==> flow/run.sh <==
#!/bin/bash
# the make line also repeats each setting of config.mk as NAME=value (left out here)
make -C /OpenROAD-flow-scripts/flow DESIGN_CONFIG=/design/flow/config.mk WORK_HOME=/design/flow/orfs CLKGATE_MAP_FILE= finish
==> flow/config.mk <==
export PLATFORM = sky130hd
export DESIGN_NAME = mips_single_cycle
export DESIGN_NICKNAME = mips_single_cycle
export VERILOG_FILES = /design/flow/design.v
export SDC_FILE = /design/flow/constraint.sdc
export NUM_CORES = 4
export LEC_CHECK = 0
export CAP_MARGIN = 20
export CORE_MARGIN = 2
export CORE_UTILIZATION = 65
export MAX_ROUTING_LAYER = met4
export SETUP_SLACK_MARGIN = 2.05
export SLEW_MARGIN = 20
==> flow/constraint.sdc <==
create_clock -name core_clock -period 8.79 [get_ports {clk}]
set_input_delay 1.7580 -clock core_clock [delete_from_list [all_inputs] [get_ports {clk}]]
set_output_delay 1.7580 -clock core_clock [all_outputs]
set_load 0.01 [all_outputs]
==> flow/design.v <==
module adder_32b (a , b, cin, cout, sum);
  input [31:0] a, b;
  input cin;
  output cout;
  output [31:0] sum;
  assign {cout, sum} = a + b + cin;
endmodule
module alu (a, b, ctrl, y, zero);
  input signed [31:0] a, b;
  input [2:0] ctrl;
  output [31:0] y;
  output zero;
  assign y =  (ctrl == 3'b000) ? (a & b) :
              (ctrl == 3'b001) ? (a | b) : 
              (ctrl == 3'b010) ? (a + b) :
              (ctrl == 3'b110) ? (a - b) : ((a<b) ? 32'd1: 32'd0);
  assign zero = (y == 32'd0) ? 1'b1 : 1'b0;
endmodule
module alu_controller (alu_op, func, operation);
  input [1:0] alu_op;
  input [5:0] func;
  output [2:0] operation;
  reg [2:0] operation;
  always @(alu_op, func)
  begin
    operation = 3'b000;
    if (alu_op == 2'b00)         
      operation = 3'b010;
    else if (alu_op == 2'b01)    
      operation = 3'b110;
    else if (alu_op == 2'b10)
      begin
        case (func)
          6'b100000: operation = 3'b010;   
          6'b100011: operation = 3'b110;   
          6'b100100: operation = 3'b000;   
          6'b100101: operation = 3'b001;   
          6'b101010: operation = 3'b111;   
          default:   operation = 3'b000;
        endcase
      end
      else 
          operation = 3'b111;  
  end
endmodule
module controller 
( opcode, func, zero, reg_dst, mem_to_reg,
 reg_write, alu_src, mem_read, mem_write, pc_src,
  operation, jSel, wRsel, jalSel, pcSel
                  );
    input [5:0] opcode;
    input [5:0] func;
    input zero;
    output  reg_dst, mem_to_reg, reg_write, alu_src, 
            mem_read, mem_write, pc_src ,jSel,wRsel,jalSel,pcSel ;
    reg     reg_dst, mem_to_reg, reg_write, 
            alu_src, mem_read, mem_write, jSel,
            wRsel, jalSel, pcSel, temp; 
    output [2:0] operation;
    reg [1:0] alu_op;     
    reg branch;   
    alu_controller ALU_CTRL(alu_op, func, operation);
    always @(opcode)
    begin
      {reg_dst, alu_src, mem_to_reg, reg_write, mem_read, mem_write, branch, alu_op,jSel,wRsel,jalSel,pcSel} = 13'b0;
      case (opcode)
        6'b000000 : {reg_dst, reg_write, alu_op ,jSel,wRsel} = 6'b111011;   
        6'b100011 : {alu_src, mem_to_reg, reg_write, mem_read,jSel,wRsel} = 6'b111111; 
        6'b101011 : {alu_src, mem_write,jSel} = 3'b111;                                 
        6'b000100 : {branch, alu_op,jSel} = 4'b1011; 
        6'b001001: {reg_write, alu_src,jSel,wRsel} = 4'b1111; 
        6'b000010:  ; 
        6'b000011: {reg_write,jalSel} = 2'b11 ; 
        6'b000110: {jSel,pcSel} = 2'b11 ; 
        6'b001010: {reg_write,wRsel,alu_src,alu_op,jSel} = 6'b111111; 
      endcase
    end
    assign pc_src = branch & zero;
endmodule
module mux2to1_32b (i0, i1, sel, y);
  input [31:0] i0, i1;
  input sel;
  output [31:0] y;
  assign y = (sel==1'b1) ? i1 : i0;
endmodule
module mux2to1_5b (i0, i1, sel, y);
  input [4:0] i0, i1;
  input sel;
  output [4:0] y;
  assign y = (sel==1'b1) ? i1 : i0;
endmodule
module reg_32b (d_in, sclr, ld, clk, d_out);
  input [31:0] d_in;
  input sclr, ld, clk;
  output [31:0] d_out;
  reg [31:0] d_out;
  always @(posedge clk)
  begin
    if (sclr==1'b1)
      d_out <= 32'd0;
    else if (ld)
      d_out <= d_in;
  end
endmodule
module reg_file (wr_data, rd_reg1, rd_reg2, wr_reg, reg_write, rst, clk, rd_data1, rd_data2);
  input [31:0] wr_data;
  input [4:0] rd_reg1, rd_reg2, wr_reg;
  input reg_write, rst, clk;
  output [31:0] rd_data1, rd_data2;
  reg [31:0] register_file [0:31];
  integer i;
  assign rd_data1 = (rd_reg1 == 5'b0) ? 32'd0 : register_file[rd_reg1];
  assign rd_data2 = (rd_reg2 == 5'b0) ? 32'd0 : register_file[rd_reg2];
  always @(posedge clk)
    if (rst == 1'b1)
      for (i=0; i<32 ; i=i+1 )
        register_file[i] <= 32'd0;
    else if (reg_write == 1'b1)
      if(wr_reg != 5'd0)
        register_file[wr_reg] <= wr_data;
endmodule
module shl2 (d_in, d_out);
  input [31:0] d_in;
  output [31:0] d_out;
  assign d_out = d_in << 2;
endmodule
module shl2_26bit (d_in, d_out);
  input [25:0] d_in;
  output [27:0] d_out;
  assign d_out = {d_in  , 2'b0};
endmodule
module sign_ext (d_in, d_out);
  input [15:0] d_in;
  output [31:0] d_out;
  assign d_out = {{16{d_in[15]}}, d_in};
endmodule
module datapath ( clk, rst, inst_adr, inst, data_adr,
data_out, data_in ,regDst, mem_to_reg, alu_src,
 pc_src, alu_ctrl, reg_write,zero, jalSel, wRsel, jSel, pcSel
                 );
  input  clk, rst;
  input jalSel,wRsel,jSel,pcSel;
  output [31:0] inst_adr;
  input  [31:0] inst;
  output [31:0] data_adr;
  output [31:0] data_out;
  input  [31:0] data_in;
  input  regDst, mem_to_reg, alu_src, pc_src, reg_write;
  input  [2:0] alu_ctrl;
  output zero;
  wire [31:0] pc_out;
  wire cout_pc_adder;
  wire [31:0] pc_plus4;
  wire cout_pc_adder2;
  wire [31:0] read_data1, read_data2;
  wire [31:0] sgn_ext_out;
  wire [31:0] mux2_out;
  wire [31:0] alu_out;
  wire [31:0] adder2_out;
  wire [31:0] shl2_out;
  wire [31:0] mux3_out;
  wire [31:0] mux4_out;
  wire [4:0]  mux1_out;
  wire [4:0] mux5_out;
  wire [31:0] mux6_out;
  wire [31:0] mux7_out;
  wire [31:0] mux8_out;
  wire [27:0] outShl ;
  wire [31:0] jAdr ;
  reg_32b PC(mux8_out, rst, 1'b1, clk, pc_out);
  adder_32b ADDER_PC (pc_out , 32'd4, 1'b0, cout_pc_adder, pc_plus4);
  adder_32b ADDER2_PC(pc_plus4, shl2_out, 1'b0, cout_pc_adder2, adder2_out);
  mux2to1_32b MUX_6(pc_plus4, adder2_out, pc_src, mux3_out);
  shl2 SHL2(sgn_ext_out, shl2_out);
  mux2to1_32b MUX_7(mux3_out,read_data1, pcSel , mux7_out);
  shl2_26bit SHL2_26to28(inst[25:0], outShl);
  mux2to1_32b MUX_8(jAdr,mux7_out, jSel , mux8_out);
  mux2to1_5b MUX_1(inst[20:16], inst[15:11], regDst, mux1_out);
  mux2to1_5b MUX_2(mux1_out, 5'd31 , jalSel, mux5_out);
  mux2to1_32b MUX_3(pc_plus4, mux4_out, wRsel, mux6_out);
  reg_file  RF(mux6_out, inst[25:21], inst[20:16], mux5_out, reg_write, rst, clk, read_data1, read_data2);
  sign_ext SGN_EXT(inst[15:0], sgn_ext_out);
  mux2to1_32b MUX_5(read_data2, sgn_ext_out, alu_src, mux2_out);
  alu ALU(read_data1, mux2_out, alu_ctrl, alu_out, zero);
  mux2to1_32b MUX_4(alu_out, data_in, mem_to_reg, mux4_out);
  assign inst_adr = pc_out;
  assign data_adr = alu_out;
  assign data_out = read_data2;
  assign jAdr = {pc_plus4[31:28],outShl};
endmodule
module mips_single_cycle 
(rst, clk, inst_adr, inst, data_adr, data_in,
 data_out, mem_read, mem_write);
  input rst, clk;
  output [31:0] inst_adr;
  input  [31:0] inst;
  output [31:0] data_adr;
  input  [31:0] data_in;
  output [31:0] data_out;
  output mem_read, mem_write;
  wire reg_dst, mem_to_reg, alu_src,
   pc_src, reg_write, zero,jalSel,wRsel,jSel,pcSel;
  wire [2:0] alu_ctrl;
  datapath DP(  
    clk, rst, inst_adr, inst, data_adr,
    data_out, data_in ,reg_dst, mem_to_reg, alu_src, 
    pc_src, alu_ctrl, reg_write,
    zero, jalSel, wRsel, jSel, pcSel
            );
  controller CU(  
    inst[31:26], inst[5:0], zero, reg_dst,
     mem_to_reg, reg_write, alu_src,
      mem_read, mem_write, pc_src, alu_ctrl,
       jSel, wRsel, jalSel, pcSel
                );
endmodule
==> ci_impl_report.md, run 1 <==
## PnR job results

| Metric | Value |
|---|---|
| Slew @ Worst Pin | `1.28 ns` |
| CP Cell Sequence | `buf_16, buf_16, buf_12, buf_16, mux4_2, mux4_2, mux2i_1, buf_4, nor2_4, mux2i_4, ha_4, buf_6, nor4_4, nand2b_1, or3_4, o211a_4, o41a_1, o31a_1, a221o_1, a21oi_2, inv_2, buf_6` |
| Worst setup path endpoint | `data_adr[31]` |
| Final core utilization | `0.803` |
| Comb power | `4.20 mW` |
| Logic cell area | `29700 um^2` |
| Tcrit/Tclk final | `1.00` |
| Status | `failed layout checks` |
| Max layer used | `met4` |
| Port bufs | `163` |
| Dpl hpwl | `154000 um` |
| Synth Register Bits | `1056` |
| Setup_tns | `-0.0254 ns` |
| Gpl congestion | `1.09` |
| Top cells by area | `edfxtp_1 50%, mux4_2 21%, nor2_1 7.3%` |
| Clock slew at reported path FFs | `0.07 ns` |
| Final wirelength | `250000 um` |
| Multiplexer share | `0.239` |
| Cell area after layout | `75100 um^2` |
| 1st-iter DRT viols | `9548` |
| Clk pwr share | `0.326` |
| Post-synth design cell area | `61500 um^2` |
| Top delay family on crit path | `multiplexers` |
| Post-Place Cells | `6382` |
| Top cells by count, synth | `1195 x nor2_1, 1024 x edfxtp_1, 572 x mux4_2` |
| Root buf cell | `clkbuf_16` |
| Die W | `312 um` |
| Met2 WL | `110000 um` |
| Cell with the most instances after synthesis | `nor2_1` |
| DRC viols | `0` |
| DR pass1 iterations | `8` |
| Initial antenna violation count | `11` |
| Pint | `10.3 mW` |
| Final worst slack | `-0.0254 ns` |
| Ys Warns | `4` |
| Reg area | `31400 um^2` |
| Clock skew | `0.0451 ns` |
| Highest clock rate | `113 MHz` |
| Peak supply drop | `0.000249 V` |
| Init Core Util | `0.658` |
| Hold buffer count at CTS | `0` |
| CP required | `7.03 ns` |
| Fillers | `5209` |
| Worst setup startpoint | `inst[16]` |
| Syn Inst Count | `4811` |
| Maxcap violations | `0` |
| CTS Sinks | `1056` |
| Slowest cell delay on critical path | `0.56 ns` |
| Chip area in the Yosys report | `61500 um^2` |
| Drt wl/cell | `37.1 um` |
| DP Area | `68500 um^2` |
| Tightest Hold Check Type | `reg -> reg` |
| Share of power burned in combinational logic | `0.282` |
| Hold path depth | `2` |
| Pre-CTS WS | `-0.383 ns` |
| Congestion Overflow GR | `0` |
| Layout check faults | `negative setup slack` |
| I/O pin count | `164` |
| RSZ-0062 raised after global routing | `yes` |
| Cell taking the most area after synthesis | `edfxtp_1` |
| CTS H-tree depth | `3` |
| Die Height | `312 um` |
| Max FO, Critical Path | `8` |
| XOR/XNOR share of the synthesized area | `0.00755` |
| Synth top area share | `0.500` |
| Worst R2R Start | `DP.RF.register_file[14][7]$_SDFFCE_PN0P_` |
| Fin crit period | `8.82 ns` |
| FF-to-FF End | `DP.PC.d_out[30]$_SDFF_PP0_` |
| Row count | `112` |
| Crit path depth | `22` |
| Clk buf depth | `3` |
| Leak | `27.3 nW` |
| Biggest consumer | `registers` |
| Nets | `5585` |
| Vias in the first global route | `50.2k` |
| Hold Vio Cnt, Final | `0` |
| Yosys aoi share | `0.0705` |
| Simple share | `0.109` |
| Num CTS Buffers | `106` |
| Seq pwr share | `0.392` |
| GRT Overall Usage | `0.516` |
| Switching Fraction | `0.310` |
| Buf/Inv on CP | `8` |
| Element type at the critical path start | `input pin` |
| P_clk | `4.85 mW` |
| Final Power | `14.9 mW` |
| Seq pwr | `5.83 mW` |
| Logic family by area | `multiplexers` |
| Worst path most repeated cell | `buf_16` |
| Max-slew violation count | `0` |
| Wire length on met1 | `71100 um` |
| Setup crit end kind | `output pin` |
| Fin cells | `6743` |
| R2r setup slk | `1.79 ns` |
| Worst R2R Path Depth | `27` |
| Via count | `50.7k` |
| OpenROAD warning count | `95` |
| Register share after synthesis | `0.511` |
| Async set or reset register ratio after synthesis | `0` |
| Slowest cell on crit path | `mux4_2` |
| Flip-flops with a built-in enable | `1024` |
| P&R area growth vs syn | `22.1%` |
| CTS tree | `built` |
| Placeable Area | `93500 um^2` |
| CP Class | `in -> out` |
| Adder Share, Synth | `0.0266` |
| First-pass GRT wire length | `343000 um` |
| Largest net degree at the start of global routing | `57` |
| Pwr Density | `198 nW/um^2` |
| Vias per cell | `7.51` |
| Top FF cell, synth | `edfxtp_1` |
| Unique cell types | `91` |
| CP arrival | `7.06 ns` |
| Syn Area/Cell | `12.8 um^2` |
| Worst skew pair latency | `0.74 ns` |
| Die ar. | `97100 um^2` |
| Post-DRT Antenna Nets | `0` |
| WHS | `0.550 ns` |
| Slew margin rel. | `0.144` |
| Number of cells in Yosys stat | `4811` |
| Switch Pwr | `4.61 mW` |
| Metal3 WL | `44400 um` |
| Final setup violating endpoints | `1` |
what timing repair did:
item | CTS | global route
pin swaps | 53 | 100
gates cloned | 7 | 6
resized | 192 | 232
endpoints found under the setup margin | 679 | 899
buffers inserted | 65 | 75
cell type report:
type	count	share of cell area
multi-input cells	3213	0.395
inverters	117	0.00588
clock inverters	69	0.0115
well taps	1254	0.0209
diodes	11	0.000367
flip-flops and latches	1056	0.418
clock buffers	127	0.0364
repair buffers	896	0.112
routing by layer:
metal	global-route usage	vias up
li1	-	19500
met1	0.594	24200
met2	0.755	5468
met3	0.175	1505
met4	0.378	0
met5	-	-
==> run 2, diff against run 1 <==
CORE_UTILIZATION = 66   (was 65)
CTS_CLUSTER_SIZE = 39   (was not set)
SETUP_SLACK_MARGIN = 1.57   (was 2.05)
TNS_END_PERCENT = 5   (was not set)
clock period = 5.99 ns   (was 8.79 ns; I/O delays follow)
==> run 2 against run 1 <==
  * Synthesized cell count did not move
  * Synthesized area did not move
  * The run now fails in global routing (5_1_grt)
  * Die area fell by 1.5%
==> ci_impl_report.md, run 2 <==
## Implementation flow summary

| Metric | Value |
|---|---|
| Failed at | `global routing (5_1_grt)` |
| Row count | `111 (-0.89%)` |
| Placeable Area | `91900 um^2 (-1.6%)` |
| Multiplexer share | `0.239 (unchanged)` |
| Dpl hpwl | `172000 um (+12%)` |
| Congestion Overflow GR | `166` |
| CTS Sinks | `1056 (unchanged)` |
| Syn Inst Count | `4811 (unchanged)` |
| Pre-CTS WS | `-2.13 ns (-1.75 ns)` |
| Adder Share, Synth | `0.0266 (unchanged)` |
| Port bufs | `163 (unchanged)` |
| Simple share | `0.109 (unchanged)` |
| I/O pin count | `164 (unchanged)` |
| Cell taking the most area after synthesis | `edfxtp_1` |
| Top FF cell, synth | `edfxtp_1` |
| Synth top area share | `0.500 (unchanged)` |
| Root buf cell | `clkbuf_16` |
| DP Area | `71300 um^2 (+4.1%)` |
| Run Error | `[ERROR GRT-0232] Routing congestion too high. Check the congestion heatmap in the GUI.` |
| Unique cell types | `91 (unchanged)` |
| Chip area in the Yosys report | `61500 um^2 (unchanged)` |
| Die W | `309 um (-0.75%)` |
| XOR/XNOR share of the synthesized area | `0.00755 (unchanged)` |
| Syn Area/Cell | `12.8 um^2 (unchanged)` |
| Logic family by area | `multiplexers` |
| Die ar. | `95600 um^2 (-1.5%)` |
| Status | `stopped before the end` |
| Gpl congestion | `1.06 (-3.0%)` |
| Top cells by area | `edfxtp_1 50%, mux4_2 21%, nor2_1 7.3%` |
| Post-synth design cell area | `61500 um^2 (unchanged)` |
| Top cells by count, synth | `1195 x nor2_1, 1024 x edfxtp_1, 572 x mux4_2` |
| Ys Warns | `4 (unchanged)` |
| Init Core Util | `0.669 (+0.0109)` |
| Cell with the most instances after synthesis | `nor2_1` |
| Flip-flops with a built-in enable | `1024 (unchanged)` |
| CTS H-tree depth | `3 (unchanged)` |
| Async set or reset register ratio after synthesis | `0 (unchanged)` |
| Synth Register Bits | `1056 (unchanged)` |
| Register share after synthesis | `0.511 (unchanged)` |
| Yosys aoi share | `0.0705 (unchanged)` |
| Num CTS Buffers | `105 (-0.94%)` |
| Die Height | `309 um (-0.75%)` |
| GRT Overall Usage | `0.811` |
| Clk buf depth | `3 (unchanged)` |
| Number of cells in Yosys stat | `4811 (unchanged)` |
[run 2: routing by layer]
layer / GRT overflow / global-route usage
met5: - / -
met1: 1 / 0.796
met3: 9 / 0.681
met2: 74 / 0.932
met4: 82 / 0.796
[run 2: what timing repair did]
item                       4_1_cts
cloned                          12
setup endpoints to repair     1309
hold buffers                     0
gates resized                  460
hold endpoints to repair         0
pin swaps                      123
buffers inserted               144
[run 2: per-stage QoR]
stage | setup TNS (ns) | std cells | power [mW]
floorplan | -109.55 | 4842 | 11.3
global placement | -940.63 | 6655 | 14.2
CTS | -216.35 | 7006 | 21.9
detailed placement | -1009.72 | 6655 | 14.3
==> run 3, diff against run 2 <==
CTS_CLUSTER_DIAMETER = 50   (was not set)
CTS_CLUSTER_SIZE = 38   (was 39)
HOLD_SLACK_MARGIN = 0.29   (was not set)
PLACE_DENSITY_LB_ADDON = 0.02   (was not set)
SETUP_SLACK_MARGIN = 2.05   (was 1.57)
TNS_END_PERCENT = not set   (was 5)
clock period = 7.39 ns   (was 5.99 ns; I/O delays follow)
==> run 3 against run 2 <==
  * Die area did not move
  * The flow again stops in global routing (5_1_grt)
  * Synthesized area did not move
  * Synthesized cell count unchanged
==> ci_impl_report.md, run 3 <==
## Implementation flow summary

| Metric | Value |
|---|---|
| Status | `stopped before the end` |
| Failed at | `global routing (5_1_grt)` |
| Run Error | `[ERROR GRT-0232] Routing congestion too high. Check the congestion heatmap in the GUI.` |
| Gpl congestion | `1.11 (+5.3%)` |
| Cell with the most instances after synthesis | `nor2_1` |
| Yosys aoi share | `0.0705 (unchanged)` |
| Synth top area share | `0.500 (unchanged)` |
| Unique cell types | `91 (unchanged)` |
| Die Height | `309 um (unchanged)` |
| I/O pin count | `164 (unchanged)` |
| Congestion Overflow GR | `8` |
| Syn Area/Cell | `12.8 um^2 (unchanged)` |
| Init Core Util | `0.669 (unchanged)` |
| CTS Sinks | `1056 (unchanged)` |
| Top cells by area | `edfxtp_1 50%, mux4_2 21%, nor2_1 7.3%` |
| Logic family by area | `multiplexers` |
| Chip area in the Yosys report | `61500 um^2 (unchanged)` |
| Number of cells in Yosys stat | `4811 (unchanged)` |
| DP Area | `70900 um^2 (-0.65%)` |
| Top FF cell, synth | `edfxtp_1` |
| Multiplexer share | `0.239 (unchanged)` |
| Ys Warns | `4 (unchanged)` |
| Async set or reset register ratio after synthesis | `0 (unchanged)` |
| Num CTS Buffers | `101 (-3.8%)` |
| Syn Inst Count | `4811 (unchanged)` |
| Simple share | `0.109 (unchanged)` |
| GRT Overall Usage | `0.768` |
| Flip-flops with a built-in enable | `1024 (unchanged)` |
| Row count | `111 (unchanged)` |
| Port bufs | `163 (unchanged)` |
| Post-Place Cells | `6636 (-0.29%)` |
| Die ar. | `95600 um^2 (unchanged)` |
| Top cells by count, synth | `1195 x nor2_1, 1024 x edfxtp_1, 572 x mux4_2` |
| Synth Register Bits | `1056 (unchanged)` |
| Cell taking the most area after synthesis | `edfxtp_1` |
| Post-synth design cell area | `61500 um^2 (unchanged)` |
| Die W | `309 um (unchanged)` |
| Root buf cell | `clkbuf_16` |
| Adder Share, Synth | `0.0266 (unchanged)` |
| Pre-CTS WS | `-1.34 ns (+0.795 ns)` |
| Register share after synthesis | `0.511 (unchanged)` |
| XOR/XNOR share of the synthesized area | `0.00755 (unchanged)` |
| Placeable Area | `91900 um^2 (unchanged)` |
| Clk buf depth | `3 (unchanged)` |
| CTS H-tree depth | `3 (unchanged)` |
| Dpl hpwl | `173000 um (+0.67%)` |
-- run 3: routing by layer --
| metal | track usage | overflow |
|---|---|---|
| met5 | - | - |
| met4 | 0.744 | 4 |
| met3 | 0.614 | 2 |
| met2 | 0.912 | 2 |
| met1 | 0.755 | 0 |
-- run 3: timing repair --
item                                    CTS
endpoints found under the hold margin     0
pin swaps                               123
hold buffers                              0
gates cloned                             16
buffers inserted                        129
resized                                 531
setup endpoints to repair              1669
==> run 4, diff against run 3 <==
CORE_UTILIZATION = 55   (was 66)
CTS_CLUSTER_DIAMETER = not set   (was 50)
CTS_CLUSTER_SIZE = not set   (was 38)
HOLD_SLACK_MARGIN = not set   (was 0.29)
MAX_ROUTING_LAYER = not set   (was met4)
PLACE_DENSITY_LB_ADDON = not set   (was 0.02)
SETUP_SLACK_MARGIN = 2.08   (was 2.05)
clock period = 7.65 ns   (was 7.39 ns; I/O delays follow)
==> run 4 against run 3 <==
  * Now fails the layout checks on negative setup slack
  * Die area increased by 20%
  * Synthesized area unchanged
  * Synthesized cell count unchanged
==> ci_impl_report.md, run 4 <==
## PnR job results

| Metric | Value |
|---|---|
| CP Class | `in -> out` |
| Congestion Overflow GR | `0` |
| Share of power burned in combinational logic | `0.293` |
| Die ar. | `114000 um^2 (+20%)` |
| Unique cell types | `91 (unchanged)` |
| Cell area after layout | `77700 um^2` |
| Final setup violating endpoints | `16` |
| Max-slew violation count | `0` |
| Hold path depth | `2` |
| Final core utilization | `0.701` |
| Cell taking the most area after synthesis | `edfxtp_1` |
| Top cells by area | `edfxtp_1 50%, mux4_2 21%, nor2_1 7.3%` |
| I/O pin count | `164 (unchanged)` |
| Num CTS Buffers | `111 (+9.9%)` |
| Root buf cell | `clkbuf_16` |
| CP arrival | `6.69 ns` |
| Post-synth design cell area | `61500 um^2 (unchanged)` |
| Syn Area/Cell | `12.8 um^2 (unchanged)` |
| Port bufs | `163 (unchanged)` |
| Placeable Area | `111000 um^2 (+21%)` |
| CP required | `6.12 ns` |
| XOR/XNOR share of the synthesized area | `0.00755 (unchanged)` |
| Async set or reset register ratio after synthesis | `0 (unchanged)` |
| P&R area growth vs syn | `26.4%` |
| Dpl hpwl | `166000 um (-4.2%)` |
| Initial antenna violation count | `6` |
| Vias in the first global route | `48.8k` |
| Simple share | `0.109 (unchanged)` |
| CP Cell Sequence | `buf_16, buf_4, buf_16, buf_12, mux4_2, mux4_2, mux2i_4, nor2_1, mux2i_1, ha_1, or4_4, a21boi_4, a221oi_4, o211a_4, o41a_1, o31a_1, a221o_1, a21oi_4, buf_6, inv_2, buf_6` |
| Comb power | `5.07 mW` |
| Multiplexer share | `0.239 (unchanged)` |
| Largest net degree at the start of global routing | `65` |
| Top delay family on crit path | `AND-OR/OR-AND gates` |
| Clk pwr share | `0.321` |
| DRC viols | `0` |
| Cell with the most instances after synthesis | `nor2_1` |
| Register share after synthesis | `0.511 (unchanged)` |
| Yosys aoi share | `0.0705 (unchanged)` |
| Init Core Util | `0.555 (-0.114)` |
| Seq pwr share | `0.386` |
| Synth Register Bits | `1056 (unchanged)` |
| Maxcap violations | `0` |
| Slew margin rel. | `0.240` |
| Top cells by count, synth | `1195 x nor2_1, 1024 x edfxtp_1, 572 x mux4_2` |
| Worst setup path endpoint | `data_adr[31]` |
| Clk buf depth | `3 (unchanged)` |
| Chip area in the Yosys report | `61500 um^2 (unchanged)` |
| Seq pwr | `6.69 mW` |
| Slew @ Worst Pin | `1.14 ns` |
| Logic family by area | `multiplexers` |
| Fin crit period | `8.22 ns` |
| Die Height | `338 um (+9.4%)` |
| Flip-flops with a built-in enable | `1024 (unchanged)` |
| OpenROAD warning count | `93` |
| Gpl congestion | `1.02 (-8.8%)` |
| Element type at the critical path start | `input pin` |
| Highest clock rate | `122 MHz` |
| CTS Sinks | `1056 (unchanged)` |
| First-pass GRT wire length | `350000 um` |
| Pint | `12.1 mW` |
| Slowest cell delay on critical path | `0.60 ns` |
| Setup crit end kind | `output pin` |
| Top FF cell, synth | `edfxtp_1` |
| Clock skew | `0.0353 ns` |
| Syn Inst Count | `4811 (unchanged)` |
| R2r setup slk | `1.09 ns` |
| Vias per cell | `6.81` |
| Clock slew at reported path FFs | `0.07 ns` |
| Slowest cell on crit path | `mux4_2` |
| Final Power | `17.3 mW` |
| Biggest consumer | `registers` |
| Max FO, Critical Path | `7` |
| Ys Warns | `4 (unchanged)` |
| Leak | `28.7 nW` |
| Fillers | `7875` |
| WHS | `0.633 ns` |
| CTS H-tree depth | `3 (unchanged)` |
| FF-to-FF End | `DP.PC.d_out[7]$_SDFF_PP0_` |
| Buf/Inv on CP | `7` |
| RSZ-0062 raised after global routing | `yes` |
| Status | `failed layout checks` |
| Hold Vio Cnt, Final | `0` |
| Final worst slack | `-0.566 ns` |
| Switch Pwr | `5.23 mW` |
| Die W | `338 um (+9.4%)` |
| Tightest Hold Check Type | `reg -> reg` |
| Final wirelength | `250000 um` |
| Tcrit/Tclk final | `1.07` |
| DR pass1 iterations | `9` |
| Worst skew pair latency | `0.72 ns` |
| Hold buffer count at CTS | `0 (unchanged)` |
| GRT Overall Usage | `0.432` |
| Peak supply drop | `0.000267 V` |
| Nets | `5786` |
| Worst setup startpoint | `inst[16]` |
| Pre-CTS WS | `-1.26 ns (+0.0777 ns)` |
| Pwr Density | `223 nW/um^2` |
| Via count | `48.8k` |
| Switching Fraction | `0.302` |
| Drt wl/cell | `34.9 um` |
| Worst R2R Path Depth | `27` |
| Worst R2R Start | `DP.RF.register_file[15][10]$_SDFFCE_PN0P_` |
| P_clk | `5.56 mW` |
| Post-DRT Antenna Nets | `0` |
| Synth top area share | `0.500 (unchanged)` |
| Row count | `122 (+9.9%)` |
| Crit path depth | `21` |
| 1st-iter DRT viols | `7052` |
| Number of cells in Yosys stat | `4811 (unchanged)` |
| CTS tree | `built` |
| Layout check faults | `negative setup slack` |
| Adder Share, Synth | `0.0266 (unchanged)` |
| DP Area | `71100 um^2 (+0.26%)` |
[run 4: layout make-up]
type / count / area (um^2) / share of cell area
Clock buffer: 134 / 2910 / 0.0374
Inverter: 117 / 439 / 0.00565
Multi-Input combinational cell: 3212 / 29600 / 0.381
Timing Repair Buffer: 1093 / 10700 / 0.138
Sequential cell: 1056 / 31400 / 0.404
Antenna cell: 3 / 7.51 / 0.0000966
Tap cell: 1488 / 1860 / 0.0240
Clock inverter: 68 / 774 / 0.00997
[run 4: layer usage]
layer / GRT usage / share of wire / vias to the layer above
li1: - / - / 19900
met3: 0.121 / 0.13 / 878
met1: 0.538 / 0.33 / 24400
met5: 0 / 0.00013 / -
met2: 0.678 / 0.46 / 3693
met4: 0.261 / 0.073 / 6
[run 4: metrics by stage]
| stage | instances | setup TNS, ns |
|---|---|---|
| 2_1_floorplan | 4842 | 0 |
| 3_3_place_gp | 6842 | -56.90 |
| 3_5_place_dp | 6842 | -64.53 |
| 4_1_cts | 7117 | -3.83 |
| 5_1_grt | 7168 | -5.59 |
| 6_report | 7171 | -3.89 |
[run 4: repair_timing]
action | in CTS | in global routing
pin swaps | 64 | 64
buffers inserted | 57 | 40
resized | 297 | 157
cloned | 16 | 10
setup endpoints to repair | 1200 | 1420
==> run 5, diff against run 4 <==
CORE_UTILIZATION = 66   (was 55)
CTS_CLUSTER_SIZE = 54   (was not set)
HOLD_SLACK_MARGIN = 0.3   (was not set)
MAX_ROUTING_LAYER = met4   (was not set)
SETUP_SLACK_MARGIN = -0.51   (was 2.08)
clock period = 6.8 ns   (was 7.65 ns; I/O delays follow)
==> run 5 against run 4 <==
  * Die area down 16%
  * Flip-flop count unchanged
  * Global-route usage up 15 points
  * Still fails the layout checks on negative setup slack
  * Register-to-register slack worse by 0.95 ns
  * Design area down 1.5%
  * Core utilization up 13 points
  * Count of clock-buffer cells in the layout down 7
  * Sequential power up 13%
  * Sequential share of layout area up 0.61 points
==> ci_impl_report.md, run 5 <==
## PnR job results

| Metric | Value |
|---|---|
| Largest net degree at the start of global routing | `64 (-1.5%)` |
| Simple share | `0.109 (unchanged)` |
| Cell area after layout | `76600 um^2 (-1.5%)` |
| Syn Area/Cell | `12.8 um^2 (unchanged)` |
| CP arrival | `6.67 ns (-0.02 ns)` |
| Top cells by count, synth | `1195 x nor2_1, 1024 x edfxtp_1, 572 x mux4_2` |
| Status | `failed layout checks` |
| Synth top area share | `0.500 (unchanged)` |
| Element type at the critical path start | `input pin` |
| Peak supply drop | `0.000369 V (+38%)` |
| Top cells by area | `edfxtp_1 50%, mux4_2 21%, nor2_1 7.3%` |
| Drt wl/cell | `41.9 um (+20%)` |
| Slew margin rel. | `0.192 (-0.0472)` |
| OpenROAD warning count | `95 (+2.2%)` |
| Syn Inst Count | `4811 (unchanged)` |
| Die W | `309 um (-8.6%)` |
| Die Height | `309 um (-8.6%)` |
| Vias per cell | `8.17 (+20%)` |
| Synth Register Bits | `1056 (unchanged)` |
| Worst setup path endpoint | `data_adr[31]` |
| P_clk | `6.33 mW (+14%)` |
| Final worst slack | `-1.23 ns (-0.662 ns)` |
| Maxcap violations | `0 (unchanged)` |
| Multiplexer share | `0.239 (unchanged)` |
| Number of cells in Yosys stat | `4811 (unchanged)` |
| Initial antenna violation count | `24 (+18)` |
| Hold Vio Cnt, Final | `0 (unchanged)` |
| Via count | `56.5k (+16%)` |
| Chip area in the Yosys report | `61500 um^2 (unchanged)` |
| Biggest consumer | `registers` |
| CTS Sinks | `1056 (unchanged)` |
| Register share after synthesis | `0.511 (unchanged)` |
| Adder Share, Synth | `0.0266 (unchanged)` |
| Dpl hpwl | `159000 um (-4.4%)` |
| Logic family by area | `multiplexers` |
| Layout check faults | `negative setup slack` |
| CP required | `5.44 ns (-0.68 ns)` |
| Setup crit end kind | `output pin` |
| Comb power | `5.78 mW (+14%)` |
| Init Core Util | `0.669 (+0.114)` |
| Max-slew violation count | `0 (unchanged)` |
| Die ar. | `95600 um^2 (-16%)` |
| DR pass1 iterations | `20 (+11)` |
| Slew @ Worst Pin | `1.21 ns (+0.0663 ns)` |
| Hold path depth | `2 (unchanged)` |
| R2r setup slk | `0.14 ns (-0.95 ns)` |
| Congestion Overflow GR | `0 (unchanged)` |
| Hold buffer count at CTS | `0 (unchanged)` |
| Max FO, Critical Path | `8 (+1)` |
| Clk buf depth | `3 (unchanged)` |
| First-pass GRT wire length | `378000 um (+8.0%)` |
| Top delay family on crit path | `AND-OR/OR-AND gates` |
| Share of power burned in combinational logic | `0.294 (about the same)` |
| Tcrit/Tclk final | `1.18 (+0.107)` |
| Worst skew pair latency | `0.80 ns (+0.08 ns)` |
| Num CTS Buffers | `104 (-6.3%)` |
| I/O pin count | `164 (unchanged)` |
| Post-synth design cell area | `61500 um^2 (unchanged)` |
| Final setup violating endpoints | `97 (+81)` |
| Final core utilization | `0.833 (+0.131)` |
| Post-Place Cells | `6561 (-4.1%)` |
| Clock skew | `0.0537 ns (+0.0184 ns)` |
| Row count | `111 (-9.0%)` |
| 1st-iter DRT viols | `12.8k (+81%)` |
| CP Cell Sequence | `buf_16, buf_16, buf_4, mux4_2, mux4_2, mux2i_4, nor2_2, mux2i_2, ha_1, or4_4, a21boi_4, a221oi_4, o211a_4, o41a_1, o31a_1, a221o_1, a21oi_2, inv_1, buf_2` |
| Final wirelength | `289000 um (+16%)` |
| Async set or reset register ratio after synthesis | `0 (unchanged)` |
| Top FF cell, synth | `edfxtp_1` |
| CTS tree | `built` |
| Tightest Hold Check Type | `reg -> reg` |
| Root buf cell | `clkbuf_16` |
| Worst setup startpoint | `inst[16]` |
| Pwr Density | `257 nW/um^2 (+15%)` |
| Crit path depth | `19 (-9.5%)` |
| DP Area | `70300 um^2 (-1.1%)` |
| Seq pwr share | `0.385 (about the same)` |
| XOR/XNOR share of the synthesized area | `0.00755 (unchanged)` |
| FF-to-FF End | `DP.PC.d_out[10]$_SDFF_PP0_` |
| Leak | `28.2 nW (-1.7%)` |
| GRT Overall Usage | `0.586 (+0.153)` |
| Vias in the first global route | `54.4k (+12%)` |
| Switch Pwr | `6.44 mW (+23%)` |
| DRC viols | `0 (unchanged)` |
| Placeable Area | `91900 um^2 (-17%)` |
| Worst R2R Path Depth | `22 (-19%)` |
| Clock slew at reported path FFs | `0.08 ns (about the same)` |
| Slowest cell delay on critical path | `0.65 ns (+0.05 ns)` |
| Unique cell types | `91 (unchanged)` |
| Switching Fraction | `0.327 (+0.0250)` |
| Cell with the most instances after synthesis | `nor2_1` |
| Fin cells | `6909 (-3.7%)` |
| Port bufs | `163 (unchanged)` |
| CP Class | `in -> out` |
| Slowest cell on crit path | `mux4_2` |
| RSZ-0062 raised after global routing | `yes` |
| Nets | `5734 (-0.90%)` |
| Pint | `13.3 mW (+9.6%)` |
| P&R area growth vs syn | `24.5%` |
| Highest clock rate | `125 MHz` |
| Fin crit period | `8.03 ns` |
| Gpl congestion | `1.06 (+4.4%)` |
| Clk pwr share | `0.321 (about the same)` |
| Post-DRT Antenna Nets | `0 (unchanged)` |
| Cell taking the most area after synthesis | `edfxtp_1` |
| Worst R2R Start | `DP.RF.register_file[3][10]$_SDFFCE_PN0P_` |
| Seq pwr | `7.58 mW (+13%)` |
| Yosys aoi share | `0.0705 (unchanged)` |
| Ys Warns | `4 (unchanged)` |
| Buf/Inv on CP | `5 (-2)` |
| Flip-flops with a built-in enable | `1024 (unchanged)` |
| CTS H-tree depth | `3 (unchanged)` |
[run 5: repair_timing]
item	in CTS	in global routing
gates cloned	12	1
pin swaps	53	61
endpoints found under the setup margin	57	60
buffers inserted	69	74
resized	284	160
[run 5: final cells by class]
| cell class | instances | area, um^2 |
|---|---|---|
| multi-input combinational | 3212 | 29600 |
| tap | 1243 | 1560 |
| fill | 4497 | 15400 |
| antenna | 41 | 103 |
| sequential | 1056 | 31400 |
| inverter | 117 | 439 |
| timing repair buffer | 1048 | 10100 |
| clock buffer | 127 | 2730 |
| clock inverter | 65 | 678 |
[run 5: metrics by stage]
step / TNS, ns / setup slack [ns] / power [mW] / hold WS (ns)
after global placement: -416.51 / -1.68 / 12.4 / 0.540
after CTS: -26.43 / -1.04 / 18.6 / 0.545
after detailed placement: -468.73 / -1.70 / 12.5 / 0.534
after global routing: -38.48 / -1.21 / 19.8 / 0.564
after floorplan: -12.80 / -0.520 / 9.94 / 0.492
final: -39.86 / -1.23 / 19.7 / 0.546
[run 5: metal layers]
layer  vias up  wire, um  global-route usage
met1     25700     76300               0.633
met3      3214     57000               0.270
met4         0     39900               0.512
met2      7675    116000               0.810
met5         -         0                   -
li1      19900         -                   -
==> run 6, diff against run 5 <==
CAP_MARGIN = 15   (was 20)
CORE_UTILIZATION = 60   (was 66)
CTS_CLUSTER_SIZE = 92   (was 54)
GPL_TIMING_DRIVEN = 0   (was not set)
HOLD_SLACK_MARGIN = not set   (was 0.3)
PLACE_DENSITY_LB_ADDON = 0.01   (was not set)
SETUP_SLACK_MARGIN = -0.73   (was -0.51)
TNS_END_PERCENT = 15   (was not set)
clock period = 12.4 ns   (was 6.8 ns; I/O delays follow)
==> run 6 against run 5 <==
  * Still fails the layout checks on negative setup slack
  * Global-route usage decreased by 2.4 points
  * Flip-flop count unchanged
  * Via count decreased by 9.9%
  * Sequential share of layout area is 4.2 points higher
  * Critical path depth decreased by 1
  * Highest routed layer unchanged
==> ci_impl_report.md, run 6 <==
## PnR job results

| Metric | Value |
|---|---|
| Gpl congestion | `1.10 (+3.6%)` |
| Tcrit/Tclk final | `1.09 (-0.0860)` |
| Clk pwr share | `0.329 (+0.008)` |
| Num CTS Buffers | `109 (+4.8%)` |
| Multiplexer share | `0.239 (unchanged)` |
| Nets | `5327 (-7.1%)` |
| Initial antenna violation count | `28 (+17%)` |
| Vias per cell | `7.69 (-6.0%)` |
| Post-CTS setup buffers | `0 (-100%)` |
| CTS Sinks | `1056 (unchanged)` |
| Yosys aoi share | `0.0705 (unchanged)` |
| Vias in the first global route | `47.8k (-12%)` |
| Post-synth design cell area | `61500 um^2 (unchanged)` |
| Share of power burned in combinational logic | `0.252 (-0.042)` |
| Hold buffer count at CTS | `0 (unchanged)` |
| OpenROAD warning count | `91 (-4.2%)` |
| Die ar. | `105000 um^2 (+9.9%)` |
| I/O pin count | `164 (unchanged)` |
| Worst R2R Path Depth | `19 (-14%)` |
| 1st-iter DRT viols | `9732 (-24%)` |
| Biggest consumer | `registers` |
| Synth top area share | `0.500 (unchanged)` |
| DRC viols | `0 (unchanged)` |
| Crit path depth | `18 (-1)` |
| Via count | `50.9k (-9.9%)` |
| Adder Share, Synth | `0.0266 (unchanged)` |
| Final core utilization | `0.682 (-0.150)` |
| Cell with the most instances after synthesis | `nor2_1` |
| Die W | `324 um (+4.8%)` |
| Tightest Hold Check Type | `reg -> reg` |
| Register share after synthesis | `0.511 (unchanged)` |
| Synth Register Bits | `1056 (unchanged)` |
| Number of cells in Yosys stat | `4811 (unchanged)` |
| Slew @ Worst Pin | `1.38 ns (+0.173 ns)` |
| XOR/XNOR share of the synthesized area | `0.00755 (unchanged)` |
| Final wirelength | `283000 um (-2.2%)` |
| Comb power | `2.47 mW (-57%)` |
| Status | `failed layout checks` |
| Largest net degree at the start of global routing | `38 (-41%)` |
| Switching Fraction | `0.326 (-0.000939)` |
| Pint | `6.63 mW (-50%)` |
| First-pass GRT wire length | `382000 um (+0.94%)` |
| Worst setup startpoint | `inst[25]` |
| CTS H-tree depth | `3 (unchanged)` |
| Congestion Overflow GR | `0 (unchanged)` |
| Pre-CTS WS | `-1.93 ns (-0.226 ns)` |
| CP Class | `in -> out` |
| Top cells by count, synth | `1195 x nor2_1, 1024 x edfxtp_1, 572 x mux4_2` |
| Seq pwr share | `0.419 (+0.034)` |
| Setup_tns | `-11.99 ns (+27.87 ns)` |
| Init Core Util | `0.604 (-0.0644)` |
| Highest clock rate | `73.7 MHz` |
| P_clk | `3.23 mW (-49%)` |
| Slew margin rel. | `0.0742 (-0.118)` |
| Layout check faults | `negative setup slack` |
| Clock slew at reported path FFs | `0.06 ns (-0.02 ns)` |
| Peak supply drop | `0.000139 V (-62%)` |
| P&R area growth vs syn | `12.9%` |
| Wire length on met1 | `82900 um (+8.6%)` |
| Dpl hpwl | `207000 um (+30%)` |
| Flip-flops with a built-in enable | `1024 (unchanged)` |
| Hold path depth | `2 (unchanged)` |
| R2r setup slk | `4.15 ns (+4.01 ns)` |
| Post-DRT Antenna Nets | `0 (unchanged)` |
| Clk buf depth | `3 (unchanged)` |
| FF-to-FF End | `DP.RF.register_file[16][31]$_SDFFCE_PN0P_` |
| Slowest cell on crit path | `clkdlybuf4s50_1` |
| Pwr Density | `142 nW/um^2 (-45%)` |
| DR pass1 iterations | `10 (-50%)` |
| Root buf cell | `clkbuf_16` |
| Max layer used | `met4` |
| Element type at the critical path start | `input pin` |
| GRT Overall Usage | `0.561 (-0.0243)` |
| Worst setup path endpoint | `data_adr[30]` |
| Slowest cell delay on critical path | `1.13 ns (+0.48 ns)` |
| Die Height | `324 um (+4.8%)` |
| Worst skew pair latency | `0.75 ns (-0.05 ns)` |
| Logic family by area | `multiplexers` |
| Final worst slack | `-1.17 ns (+0.0554 ns)` |
| Setup crit end kind | `output pin` |
| Unique cell types | `91 (unchanged)` |
| Syn Inst Count | `4811 (unchanged)` |
| Fin crit period | `13.57 ns` |
| Port bufs | `152 (-6.7%)` |
| Hold Vio Cnt, Final | `0 (unchanged)` |
| RSZ-0062 raised after global routing | `yes` |
| Placeable Area | `102000 um^2 (+11%)` |
| Leak | `24.4 nW (-14%)` |
| Ys Warns | `4 (unchanged)` |
| Async set or reset register ratio after synthesis | `0 (unchanged)` |
| Seq pwr | `4.12 mW (-46%)` |
| CP arrival | `11.09 ns (+4.42 ns)` |
| Cell taking the most area after synthesis | `edfxtp_1` |
| Chip area in the Yosys report | `61500 um^2 (unchanged)` |
| Max FO, Critical Path | `10 (+2)` |
| Top cells by area | `edfxtp_1 50%, mux4_2 21%, nor2_1 7.3%` |
| Top FF cell, synth | `edfxtp_1` |
| Maxcap violations | `0 (unchanged)` |
| Met2 WL | `117000 um (+0.65%)` |
| Worst R2R Start | `DP.RF.register_file[3][1]$_SDFFCE_PN0P_` |
| Top delay family on crit path | `buffers and inverters` |
| Simple share | `0.109 (unchanged)` |
| CP required | `9.92 ns (+4.48 ns)` |
| Drt wl/cell | `42.7 um (+2.0%)` |
| CTS tree | `built` |
| Buf/Inv on CP | `7 (+2)` |
| Metal3 WL | `52500 um (-7.9%)` |
| Final setup violating endpoints | `22 (-77%)` |
| Syn Area/Cell | `12.8 um^2 (unchanged)` |
| Final Power | `9.83 mW (-50%)` |
| Row count | `117 (+5.4%)` |
| CP Cell Sequence | `clkdlybuf4s50_1, clkbuf_2, clkbuf_2, clkbuf_1, a21oi_1, nor2_2, inv_1, ha_1, buf_2, nand4_1, a2111oi_0, a21oi_1, a2111oi_4, o211ai_1, o21ai_0, mux2_2, o211ai_1, clkdlybuf4s50_1` |
| Clock skew | `0.0348 ns (-0.0189 ns)` |
| Switch Pwr | `3.21 mW (-50%)` |
| Max-slew violation count | `0 (unchanged)` |
[run 6: through the flow]
stage                     instances  area (um^2)  hold slack, ns
after floorplan                4842        61600           0.492
after CTS                      6583        69200           0.521
final                          6623        69400           0.533
after detailed placement       6400        65800           0.513
after global placement         6362        64800           0.512
after global routing           6614        69400           0.537
[run 6: cell type report]
class | instances | area [um^2]
Clock inverter | 68 | 538
Clock buffer | 127 | 2820
Antenna cell | 39 | 97.6
Buffer | 444 | 1990
Sequential cell | 1056 | 31400
Multi-Input combinational cell | 3212 | 28300
Timing Repair Buffer | 192 | 2150
Tap cell | 1368 | 1710
Fill cell | 7401 | 32300
Inverter | 117 | 439
[run 6: layer usage]
layer	vias up	global-route usage
met3	1727	0.306
met5	-	-
met2	5508	0.766
met4	0	0.449
met1	24600	0.600
li1	19000	-
[run 6: what timing repair did]
action,in CTS,in global routing
pin swaps,0,0
setup endpoints to repair,24,10
resized,36,32
==> run 7, diff against run 6 <==
ABC_AREA = 1   (was not set)
CAP_MARGIN = 20   (was 15)
CORE_UTILIZATION = 70   (was 60)
CTS_CLUSTER_SIZE = not set   (was 92)
GPL_TIMING_DRIVEN = not set   (was 0)
MAX_ROUTING_LAYER = not set   (was met4)
PLACE_DENSITY_LB_ADDON = not set   (was 0.01)
SETUP_SLACK_MARGIN = not set   (was -0.73)
TNS_END_PERCENT = not set   (was 15)
clock period = 6.15 ns   (was 12.4 ns; I/O delays follow)
==> run 7 against run 6 <==
  * The flow now stops in global routing (5_1_grt)
  * Die area shrank 9.2%
  * Synthesized area up 5.8%
  * Synthesized cell count increased by 72%
==> ci_impl_report.md, run 7 <==
## Implementation flow summary

| Metric | Value |
|---|---|
| Status | `stopped before the end` |
| Failed at | `global routing (5_1_grt)` |
| Run Error | `[ERROR GRT-0232] Routing congestion too high. Check the congestion heatmap in the GUI.` |
| Ys Warns | `4 (unchanged)` |
| Gpl congestion | `1.09 (-0.99%)` |
| Post-synth design cell area | `65100 um^2 (+5.8%)` |
| Die Height | `309 um (-4.7%)` |
| XOR/XNOR share of the synthesized area | `0.00821 (+0.000661)` |
| CTS Sinks | `1056 (unchanged)` |
| Cell taking the most area after synthesis | `edfxtp_1` |
| Syn Inst Count | `8259 (+72%)` |
| Row count | `111 (-5.1%)` |
| Die W | `309 um (-4.7%)` |
| Syn Area/Cell | `7.88 um^2 (-38%)` |
| Register share after synthesis | `0.482 (-0.0281)` |
| Async set or reset register ratio after synthesis | `0 (unchanged)` |
| Yosys aoi share | `0.177 (+0.106)` |
| Num CTS Buffers | `106 (-2.8%)` |
| Clk buf depth | `3 (unchanged)` |
| Logic family by area | `simple AND/OR/NAND/NOR gates` |
| Chip area in the Yosys report | `65100 um^2 (+5.8%)` |
| Number of cells in Yosys stat | `8259 (+72%)` |
| Synth Register Bits | `1056 (unchanged)` |
| Hold buffer count at CTS | `0 (unchanged)` |
| Init Core Util | `0.708 (+0.103)` |
| Unique cell types | `49 (-46%)` |
| Flip-flops with a built-in enable | `1024 (unchanged)` |
| Cell with the most instances after synthesis | `nor2_1` |
| I/O pin count | `164 (unchanged)` |
| Top cells by area | `edfxtp_1 47%, nor2_1 12%, o21ai_0 8.7%` |
| Synth top area share | `0.473 (-0.0275)` |
| Simple share | `0.236 (+0.127)` |
| GRT Overall Usage | `0.797` |
| CTS H-tree depth | `3 (unchanged)` |
| Congestion Overflow GR | `118` |
| Port bufs | `163 (+7.2%)` |
| Root buf cell | `clkbuf_16` |
| Dpl hpwl | `187000 um (-9.9%)` |
| Top cells by count, synth | `2123 x nor2_1, 1130 x o21ai_0, 1030 x nand2_1` |
| Adder Share, Synth | `0.0252 (-0.00147)` |
| Top FF cell, synth | `edfxtp_1` |
| Placeable Area | `91900 um^2 (-9.6%)` |
| Die ar. | `95400 um^2 (-9.2%)` |
| Post-Place Cells | `9878 (+54%)` |
| Multiplexer share | `0 (-0.239)` |
run 7: timing repair:
item / 4_1_cts
gates resized: 395
gates cloned: 22
pin swaps: 71
setup endpoints to repair: 31
buffers inserted: 32
run 7: through the flow:
stage | setup TNS, ns | cell area [um^2] | hold slack, ns | worst slack (ns) | util
3_3_place_gp | -37.26 | 74100 | 0.610 | -0.754 | 0.806
4_1_cts | -1.04 | 79900 | 0.637 | -0.166 | 0.869
3_5_place_dp | -64.01 | 74100 | 0.619 | -0.858 | 0.806
2_1_floorplan | 0 | 65200 | 0.567 | 0.000797 | -
run 7: per-layer routing:
metal  track usage  GRT overflow
met2         0.943            63
met5         0.406             0
met4         0.791            47
met3         0.668             3
met1         0.793             5
==> run 8, diff against run 7 <==
ABC_AREA = not set   (was 1)
CAP_MARGIN = 25   (was 20)
CELL_PAD_IN_SITES_DETAIL_PLACEMENT = 1   (was not set)
CORE_UTILIZATION = 62   (was 70)
CTS_CLUSTER_DIAMETER = 165   (was not set)
CTS_CLUSTER_SIZE = 94   (was not set)
GPL_ROUTABILITY_DRIVEN = 0   (was not set)
HOLD_SLACK_MARGIN = -0.03   (was not set)
MAX_ROUTING_LAYER = met4   (was not set)
PLACE_DENSITY_LB_ADDON = 0.28   (was not set)
clock period = 11.0 ns   (was 6.15 ns; I/O delays follow)
==> run 8 against run 7 <==
  * The flow again stops in global routing (5_1_grt)
  * Synthesized area is 5.5% lower
  * Die area is 6.6% higher
  * Synthesized cell count is 42% lower
==> ci_impl_report.md, run 8 <==
## Implementation flow summary

| Metric | Value |
|---|---|
| Top FF cell, synth | `edfxtp_1` |
| Flip-flops with a built-in enable | `1024 (unchanged)` |
| Hold buffer count at CTS | `0 (unchanged)` |
| Synth Register Bits | `1056 (unchanged)` |
| Row count | `115 (+3.6%)` |
| Cell taking the most area after synthesis | `edfxtp_1` |
| Unique cell types | `91 (+86%)` |
| Clk buf depth | `3 (unchanged)` |
| Status | `stopped before the end` |
| Num CTS Buffers | `16 (-85%)` |
| XOR/XNOR share of the synthesized area | `0.00755 (-0.000661)` |
| Ys Warns | `4 (unchanged)` |
| Cell with the most instances after synthesis | `nor2_1` |
| Dpl hpwl | `177000 um (-4.9%)` |
| Run Error | `[ERROR GRT-0116] Global routing finished with congestion. Check the congestion regions in the DRC Viewer.` |
| Chip area in the Yosys report | `61500 um^2 (-5.5%)` |
| Placeable Area | `98300 um^2 (+6.9%)` |
| Post-Place Cells | `6066 (-39%)` |
| Synth top area share | `0.500 (+0.0275)` |
| CTS H-tree depth | `1 (-2)` |
| Multiplexer share | `0.239 (+0.239)` |
| Die Height | `319 um (+3.2%)` |
| Logic family by area | `multiplexers` |
| Async set or reset register ratio after synthesis | `0 (unchanged)` |
| Failed at | `global routing (5_1_grt)` |
| Simple share | `0.109 (-0.127)` |
| I/O pin count | `164 (unchanged)` |
| Congestion Overflow GR | `3` |
| Number of cells in Yosys stat | `4811 (-42%)` |
| Register share after synthesis | `0.511 (+0.0281)` |
| Die ar. | `102000 um^2 (+6.6%)` |
| Top cells by count, synth | `1195 x nor2_1, 1024 x edfxtp_1, 572 x mux4_2` |
| Adder Share, Synth | `0.0266 (+0.00147)` |
| Syn Inst Count | `4811 (-42%)` |
| GRT Overall Usage | `0.586` |
| Init Core Util | `0.626 (-0.0821)` |
| Syn Area/Cell | `12.8 um^2 (+62%)` |
| Pre-CTS WS | `0.0394 ns (+0.897 ns)` |
| Post-synth design cell area | `61500 um^2 (-5.5%)` |
| Die W | `319 um (+3.2%)` |
| Top cells by area | `edfxtp_1 50%, mux4_2 21%, nor2_1 7.3%` |
| Yosys aoi share | `0.0705 (-0.106)` |
| Root buf cell | `clkbuf_16` |
| CTS Sinks | `1056 (unchanged)` |
| Port bufs | `163 (unchanged)` |
run 8: through the flow:
step	utilization	instance area, um^2	hold WS (ns)
CTS	0.671	66000	0.616
floorplan	-	61600	0.492
global placement	0.665	65300	0.542
detailed placement	0.666	65400	0.588
run 8: layer usage:
layer / track usage / overflow
met5: - / -
met4: 0.493 / 3
met3: 0.364 / 0
met2: 0.768 / 0
met1: 0.615 / 0
run 8: timing repair:
action | in CTS
endpoints found under the hold margin | 0
setup buffers | 0
gates resized | 2
endpoints found under the setup margin | 2
==> run 9, diff against run 8 <==
CAP_MARGIN = 20   (was 25)
CELL_PAD_IN_SITES_DETAIL_PLACEMENT = not set   (was 1)
CORE_UTILIZATION = 71   (was 62)
CTS_CLUSTER_DIAMETER = 364   (was 165)
CTS_CLUSTER_SIZE = 100   (was 94)
GPL_ROUTABILITY_DRIVEN = not set   (was 0)
HOLD_SLACK_MARGIN = -0.07   (was -0.03)
MAX_ROUTING_LAYER = not set   (was met4)
PLACE_DENSITY = 0.39   (was not set)
PLACE_DENSITY_LB_ADDON = not set   (was 0.28)
TNS_END_PERCENT = 5   (was not set)
clock period = 6.03 ns   (was 11.0 ns; I/O delays follow)
==> run 9 against run 8 <==
  * The flow again stops in global routing (5_1_grt)
  * Synthesized area unchanged
  * Die area down 13%
  * Synthesized cell count unchanged
==> ci_impl_report.md, run 9 <==
## Implementation flow summary

| Metric | Value |
|---|---|
| Status | `stopped before the end` |
| Failed at | `global routing (5_1_grt)` |
| Root buf cell | `clkbuf_16` |
| Simple share | `0.109 (unchanged)` |
| Flip-flops with a built-in enable | `1024 (unchanged)` |
| Clk buf depth | `3 (unchanged)` |
| Post-Place Cells | `6528 (+7.6%)` |
| Logic family by area | `multiplexers` |
| Synth top area share | `0.500 (unchanged)` |
| Dpl hpwl | `174000 um (-1.7%)` |
| Async set or reset register ratio after synthesis | `0 (unchanged)` |
| Yosys aoi share | `0.0705 (unchanged)` |
| Adder Share, Synth | `0.0266 (unchanged)` |
| Die ar. | `89000 um^2 (-13%)` |
| Top cells by area | `edfxtp_1 50%, mux4_2 21%, nor2_1 7.3%` |
| CTS Sinks | `1056 (unchanged)` |
| CTS H-tree depth | `1 (unchanged)` |
| Syn Area/Cell | `12.8 um^2 (unchanged)` |
| I/O pin count | `164 (unchanged)` |
| Chip area in the Yosys report | `61500 um^2 (unchanged)` |
| Register share after synthesis | `0.511 (unchanged)` |
| Init Core Util | `0.719 (+0.0931)` |
| Die Height | `298 um (-6.5%)` |
| Hold buffer count at CTS | `0 (unchanged)` |
| Top FF cell, synth | `edfxtp_1` |
| Num CTS Buffers | `14 (-2)` |
| Placeable Area | `85500 um^2 (-13%)` |
| XOR/XNOR share of the synthesized area | `0.00755 (unchanged)` |
| Cell taking the most area after synthesis | `edfxtp_1` |
| Port bufs | `163 (unchanged)` |
| Row count | `107 (-7.0%)` |
| Cell with the most instances after synthesis | `nor2_1` |
| Top cells by count, synth | `1195 x nor2_1, 1024 x edfxtp_1, 572 x mux4_2` |
| Die W | `298 um (-6.5%)` |
| Unique cell types | `91 (unchanged)` |
| Syn Inst Count | `4811 (unchanged)` |
| Post-synth design cell area | `61500 um^2 (unchanged)` |
| Ys Warns | `4 (unchanged)` |
| Multiplexer share | `0.239 (unchanged)` |
| Gpl congestion | `1.10` |
| Synth Register Bits | `1056 (unchanged)` |
| Number of cells in Yosys stat | `4811 (unchanged)` |
run 9: timing repair:
action,in CTS
buffers inserted,87
endpoints found under the hold margin,0
resized,364
endpoints found under the setup margin,773
gates cloned,5
pin swaps,78
run 9: through the flow:
step	hold WS, ns	setup slack, ns	area [um^2]	util
detailed placement	0.505	-2.12	71000	0.830
floorplan	0.492	-0.888	62300	-
CTS	0.530	-1.43	73400	0.858
global placement	0.498	-2.08	71000	0.830
==> run 10, diff against run 9 <==
CAP_MARGIN = 25   (was 20)
CORE_UTILIZATION = 40   (was 71)
CTS_CLUSTER_DIAMETER = not set   (was 364)
CTS_CLUSTER_SIZE = not set   (was 100)
HOLD_SLACK_MARGIN = not set   (was -0.07)
MAX_ROUTING_LAYER = met4   (was not set)
PLACE_DENSITY = not set   (was 0.39)
PLACE_DENSITY_LB_ADDON = 0.28   (was not set)
TNS_END_PERCENT = not set   (was 5)
clock period = 11.0 ns   (was 6.03 ns; I/O delays follow)
==> run 10 against run 9 <==
  * The run now finishes clean
  * Synthesized cell count is the same
  * Die area grew 76%
  * Synthesized area is the same
==> ci_impl_report.md, run 10 <==
## PnR job results

| Metric | Value |
|---|---|
| Gpl congestion | `0.985 (-11%)` |
| DRC viols | `0` |
| Buf/Inv on CP | `7` |
| XOR/XNOR share of the synthesized area | `0.00755 (unchanged)` |
| Tightest Hold Check Type | `reg -> reg` |
| Max FO, Critical Path | `39` |
| Biggest consumer | `registers` |
| CP Cell Sequence | `buf_8, buf_12, buf_12, mux4_2, mux4_2, mux2i_1, nor2_1, a21oi_1, ha_1, buf_4, nor2_1, nand3_1, or3_1, o211a_1, o41a_1, o31a_1, a221o_1, a21oi_1, buf_4, inv_1, clkdlybuf4s50_1` |
| Number of cells in Yosys stat | `4811 (unchanged)` |
| Slowest cell delay on critical path | `0.56 ns` |
| Logic family by area | `multiplexers` |
| P&R area growth vs syn | `14.0%` |
| Top cells by count, synth | `1195 x nor2_1, 1024 x edfxtp_1, 572 x mux4_2` |
| Worst skew pair latency | `0.73 ns` |
| Worst R2R Path Depth | `22` |
| First-pass GRT wire length | `330000 um` |
| Share of power burned in combinational logic | `0.227` |
| Hold Vio Cnt, Final | `0` |
| Flip-flops with a built-in enable | `1024 (unchanged)` |
| Multiplexer share | `0.239 (unchanged)` |
| Largest net degree at the start of global routing | `78` |
| Synth top area share | `0.500 (unchanged)` |
| Hold path depth | `2` |
| Worst setup path endpoint | `data_adr[31]` |
| Max-slew violation count | `0` |
| I/O pin count | `164 (unchanged)` |
| Die ar. | `157000 um^2 (+76%)` |
| Tcrit/Tclk final | `0.978` |
| Register share after synthesis | `0.511 (unchanged)` |
| DR pass1 iterations | `6` |
| Switch Pwr | `3.25 mW` |
| Vias per cell | `6.47` |
| Status | `finished clean` |
| Post-DRT Antenna Nets | `0` |
| Vias in the first global route | `44.6k` |
| Crit path depth | `21` |
| Slew margin rel. | `0.243` |
| Seq pwr share | `0.422` |
| Async set or reset register ratio after synthesis | `0 (unchanged)` |
| CTS Sinks | `1056 (unchanged)` |
| Top FF cell, synth | `edfxtp_1` |
| CP Class | `in -> out` |
| Adder Share, Synth | `0.0266 (unchanged)` |
| Pre-CTS WS | `0.291 ns (+2.41 ns)` |
| Highest clock rate | `92.9 MHz` |
| Final wirelength | `235000 um` |
| OpenROAD warning count | `90` |
| Seq pwr | `4.65 mW` |
| Die W | `396 um (+33%)` |
| Congestion Overflow GR | `0` |
| Top cells by area | `edfxtp_1 50%, mux4_2 21%, nor2_1 7.3%` |
| Clock slew at reported path FFs | `0.07 ns` |
| Peak supply drop | `0.000133 V` |
| Chip area in the Yosys report | `61500 um^2 (unchanged)` |
| Synth Register Bits | `1056 (unchanged)` |
| Simple share | `0.109 (unchanged)` |
| Pwr Density | `157 nW/um^2` |
| Fillers | `13.5k` |
| Syn Area/Cell | `12.8 um^2 (unchanged)` |
| CP arrival | `8.56 ns` |
| CTS H-tree depth | `3 (+2)` |
| Initial antenna violation count | `4` |
| Cell taking the most area after synthesis | `edfxtp_1` |
| Row count | `143 (+34%)` |
| Worst setup startpoint | `inst[16]` |
| P_clk | `3.87 mW` |
| Yosys aoi share | `0.0705 (unchanged)` |
| 1st-iter DRT viols | `6745` |
| Clk buf depth | `3 (unchanged)` |
| Init Core Util | `0.404 (-0.315)` |
| Syn Inst Count | `4811 (unchanged)` |
| Leak | `24.4 nW` |
| Num CTS Buffers | `110 (+96)` |
| R2r setup slk | `3.18 ns` |
| Nets | `5100` |
| Post-synth design cell area | `61500 um^2 (unchanged)` |
| Drt wl/cell | `33.4 um` |
| CTS tree | `built` |
| Dpl hpwl | `150000 um (-14%)` |
| Element type at the critical path start | `input pin` |
| Hold buffer count at CTS | `0 (unchanged)` |
| GRT Overall Usage | `0.304` |
| Slew @ Worst Pin | `1.13 ns` |
| Root buf cell | `clkbuf_16` |
| Final worst slack | `0.239 ns` |
| CP required | `8.80 ns` |
| Die Height | `396 um (+33%)` |
| Setup_tns | `0 ns` |
| Placeable Area | `152000 um^2 (+78%)` |
| Maxcap violations | `0` |
| Pint | `7.77 mW` |
| Unique cell types | `91 (unchanged)` |
| Post-CTS setup buffers | `0 (-100%)` |
| Final setup violating endpoints | `0` |
| Cell with the most instances after synthesis | `nor2_1` |
| Fin crit period | `10.76 ns` |
| Port bufs | `163 (unchanged)` |
| Via count | `45.5k` |
| Comb power | `2.51 mW` |
| Clk pwr share | `0.351` |
| Top delay family on crit path | `AND-OR/OR-AND gates` |
| Clock skew | `0.0365 ns` |
| Setup crit end kind | `output pin` |
| Worst R2R Start | `DP.RF.register_file[15][0]$_SDFFCE_PN0P_` |
| RSZ-0062 raised after global routing | `no` |
| FF-to-FF End | `DP.PC.d_out[13]$_SDFF_PP0_` |
| Slowest cell on crit path | `mux4_2` |
| Switching Fraction | `0.295` |
| Ys Warns | `4 (unchanged)` |
run 10: cell type report:
type	count	area [um^2]	share of cell area
sequential	1056	31400	0.448
multi-input combinational	3212	28300	0.404
timing repair buffer	408	3760	0.0537
clock buffer	136	2890	0.0413
tap	2030	2540	0.0362
clock inverter	65	742	0.0106
inverter	117	439	0.00627
antenna	4	10.0	0.000143
run 10: per-stage QoR:
stage               hold slack [ns]  instance area, um^2  cells  utilization  total power [mW]
floorplan                     0.492                61600   4842            -              6.13
global placement              0.513                66400   6819        0.436              7.16
detailed placement            0.515                66400   6822        0.436              7.18
CTS                           0.524                70100   7023        0.460              11.0
global route                  0.552                70100   7027        0.460              11.3
finish                        0.518                70100   7028        0.460              11.0
run 10: per-layer routing:
layer | up-vias | global-route usage | routed length [um]
met4 | 0 | 0.112 | 9570
met2 | 3188 | 0.478 | 111000
met1 | 23200 | 0.391 | 85700
met3 | 553 | 0.0597 | 28200
met5 | - | - | 0
li1 | 18500 | - | -
run 10: timing repair:
item | in CTS | in global routing
resized | 0 | 1
endpoints found under the hold margin | 0 | 0
setup endpoints to repair | 0 | 1
Power and IR drop assume default switching activity.
